Setup of build 54:
==> flow/design.v (excerpt) <==
module color_centroid
  (
    input         clk,
    input         rst,           
    input  [2:0]  rgbfilter,     
    input         new_frame_i,   
    output [14:0] orig_addr,
    input  [11:0] orig_pxl,
    output        proc_we,
    output [14:0] proc_addr,
    output [11:0] proc_pxl,
    output [7:0]  centroid,
    output        new_centroid,
    output [2:0]  proximity
  );
Size: roughly 2200 cells after synthesis, ~400 flip-flops, roughly 21000 µm² of cells after synthesis.
clock: 10.0 ns
lec_check: 0
abc_area: 0
cap_margin: 15
core_aspect_ratio: 1.38
core_margin: 5
core_utilization: 54
cts_cluster_diameter: 100
gpl_timing_driven: 1
max_routing_layer: met5
place_density_lb_addon: 0.17
setup_slack_margin: 2.98
slew_margin: 10
tns_end_percent: 95
run.sh (not shown) runs the stock make flow with config.mk's settings and CLKGATE_MAP_FILE=.
## Diff of input files: build 85 against build 54
Settings: CTS_CLUSTER_DIAMETER no longer set, was 100; GPL_TIMING_DRIVEN no longer set, was 1; CORE_MARGIN now 2, was 5; CAP_MARGIN now 20, was 15; PLACE_DENSITY_LB_ADDON no longer set, was 0.17; CORE_ASPECT_RATIO no longer set, was 1.38; TNS_END_PERCENT no longer set, was 95; SLEW_MARGIN now 20, was 10; CORE_UTILIZATION now 62, was 54; SETUP_SLACK_MARGIN no longer set, was 2.98; ABC_AREA no longer set, was 0; MAX_ROUTING_LAYER no longer set, was met5; the clock period (ns, I/O delays scaled along) now 5.03, was 10.0.
==> comparison <==
Taking build 54 as the reference, in build 85 estimated wirelength of the detail-placed design up about 0.37%; post-route clock period utilization now larger; global-route usage now sits higher; clock buffer and inverter area fraction after layout dropped 0.26 points. Met3 layer usage reported by global route: build 54 and build 85 compared, lower one is build 54. Worst hold slack (build 85 over build 54): increase, 0.0067 ns. Sort build 54 and build 85 by sequential power, descending, and build 85 comes first. Between build 54 and build 85, the cell count is higher for build 54. Between build 54 and build 85, the proportion of power drawn by the clock network is higher for build 54.
### build 85 -> build 20
Settings: CTS_CLUSTER_DIAMETER: unset -> 242; PLACE_DENSITY: unset -> 0.65; ABC_AREA: unset -> 1; CORE_UTILIZATION: 62 -> 72; the clock period (ns, I/O delays scaled along): 5.03 -> 3.25.
--- outcome ---
- [build 20] flow finished | final checks: failed | reasons: negative setup slack
- Diff build 85 -> build 20: final worst setup slack decreased by 0.53 ns relative to the old numbers, placer's final routability congestion estimate increased by 10% relative to the old numbers, Yosys chip area increased by 890 µm² relative to the old numbers, number of DRC markers after the initial detailed-route iteration increased by 130% relative to the old numbers, compound-cell area share of the yosys netlist decreased by 1.0 points relative to the old numbers.
- Build 20 against build 85: routed wire length rose by about 28%; power rose by about 34%; worst-case clock skew rose by 0.015 ns.
- Going from build 85 to build 20, combinational power has decreased, count of multi-input combinational gates +22%, worst hold slack down 0.0088 ns.
Relative to build 20, the following input files were edited for build 93:
Settings: CTS_CLUSTER_DIAMETER no longer set, was 242; ABC_AREA no longer set, was 1; CORE_UTILIZATION now 40, was 72; PLACE_DENSITY no longer set, was 0.65; the clock period (ns, I/O delays scaled along) now 5.31, was 3.25.
### Flow results
- Build 93: full flow OK, the timing, DRC and antenna checks passed
- In build 93 relative to build 20, count of clock-net buffers in the final layout had gone up by a few percent.
- Diff build 93 and build 20: proportion of cell area occupied by registers lower in build 20
- In the flow results for build 93 and build 20, the accumulated negative setup slack is larger on build 93.
- Build 20 has higher worst voltage drop across the vdd grid than build 93.

========
Setup of build 59:
color_centroid again, from the RTL that the note above started with.
==> flow/config.mk <==
export PLATFORM = sky130hd
export DESIGN_NAME = color_centroid
export DESIGN_NICKNAME = color_centroid
export VERILOG_FILES = /design/flow/design.v
export SDC_FILE = /design/flow/constraint.sdc
export NUM_CORES = 4
export LEC_CHECK = 0
export CAP_MARGIN = 20
export CORE_MARGIN = 2
export CORE_UTILIZATION = 70
export GPL_TIMING_DRIVEN = 1
export MAX_ROUTING_LAYER = met4
export MIN_ROUTING_LAYER = met1
export PLACE_DENSITY_LB_ADDON = 0.17
export SETUP_SLACK_MARGIN = 0.68
export SLEW_MARGIN = 20
==> flow/constraint.sdc <==
create_clock -name core_clock -period 8.01 [get_ports {clk}]
set_input_delay 1.6020 -clock core_clock [delete_from_list [all_inputs] [get_ports {clk}]]
set_output_delay 1.6020 -clock core_clock [all_outputs]
set_load 0.01 [all_outputs]
Build 59 finished all stages; the layout is clean.
Changes in build 14 relative to build 59:
- clearing GPL_TIMING_DRIVEN, which used to be 1
- clearing PLACE_DENSITY_LB_ADDON, which used to be 0.17
- clearing MAX_ROUTING_LAYER, which used to be met4
- clearing SETUP_SLACK_MARGIN, which used to be 0.68
- swapping 70 for 57 in CORE_UTILIZATION
- clearing MIN_ROUTING_LAYER, which used to be met1
- swapping 8.01 for 2.95 in the clock period (ns, I/O delays scaled along)
To summarise build 14: no stage aborted, but the layout did not pass its checks, failing on negative setup slack.
Higher combinational power was reported by build 14, not build 59.
Compared with build 59, build 14 shows detailed route wirelength on metal2 that has gone up by a few percent.
Proportion of register bits with asynchronous set or reset after synthesis across build 14 and build 59: no real change.
Inputs modified between build 14 and build 88:
- ABC_AREA newly set to 0
- SETUP_SLACK_MARGIN newly set to 0.86
- SLEW_MARGIN changed from 20 to 40
- MIN_ROUTING_LAYER newly set to met1
- CORE_UTILIZATION changed from 57 to 72
- PLACE_DENSITY newly set to 0.76
- CORE_ASPECT_RATIO newly set to 1.04
Findings:
- Note that the number of rows in the core area recorded for build 88 amounts to 0.900 times the value seen in build 14.
- From build 14 to build 88 the numbers moved as follows: number of enable-type register cells in the synthesized netlist held steady; placer's final routability congestion estimate saw an increase.
- From build 14 to build 88, mean area per synthesized cell did not move at all.
- The instance area at placement of build 88 and that of build 14 are within noise of each other.
- Looking at the logs for build 14 and build 88, the single run that did not finish was build 88.
- Build 88 is listed as incomplete: the tool reported an error in clock tree synthesis and the run ended there.
Here is what was changed in the inputs of build 47 compared with build 88.
- changing SLEW_MARGIN from 40 to 20
- removing CORE_ASPECT_RATIO (formerly 1.04)
- removing SETUP_SLACK_MARGIN (formerly 0.86)
- changing CORE_UTILIZATION from 72 to 70
- removing PLACE_DENSITY (formerly 0.76)
- removing ABC_AREA (formerly 0)
- removing MIN_ROUTING_LAYER (formerly met1)
- changing the clock period (ns, I/O delays scaled along) from 2.95 to 4.41
==> results <==
- The count of library flops with an enable pin was comparable across build 88 and build 47.
- Summary: worst setup slack before clock tree synthesis, build 47 better than build 88
- Die size (higher): build 47
- Die boundary height (build 47 vs. build 88) decreases slightly
- Against build 88, build 47 reports a number of cells in the design after placement that is lower.
- Of build 88 and build 47, only build 88 never reached the final stage.
- Build 88 never completed, since it errored out during clock tree synthesis.
- Horizontal extent of the die: lower on build 88
- Comparing build 88 and build 47, starting density of the core is lower on build 47.
- Build 47 vs build 88 — standard cell area after detailed placement dropped 1500 sq um.
- Between build 47 and build 88, it is build 47 whose global placer's final weighted congestion is lower, by 6.5%.
Power figures rest on the tool's default switching activity, not on a simulated workload.
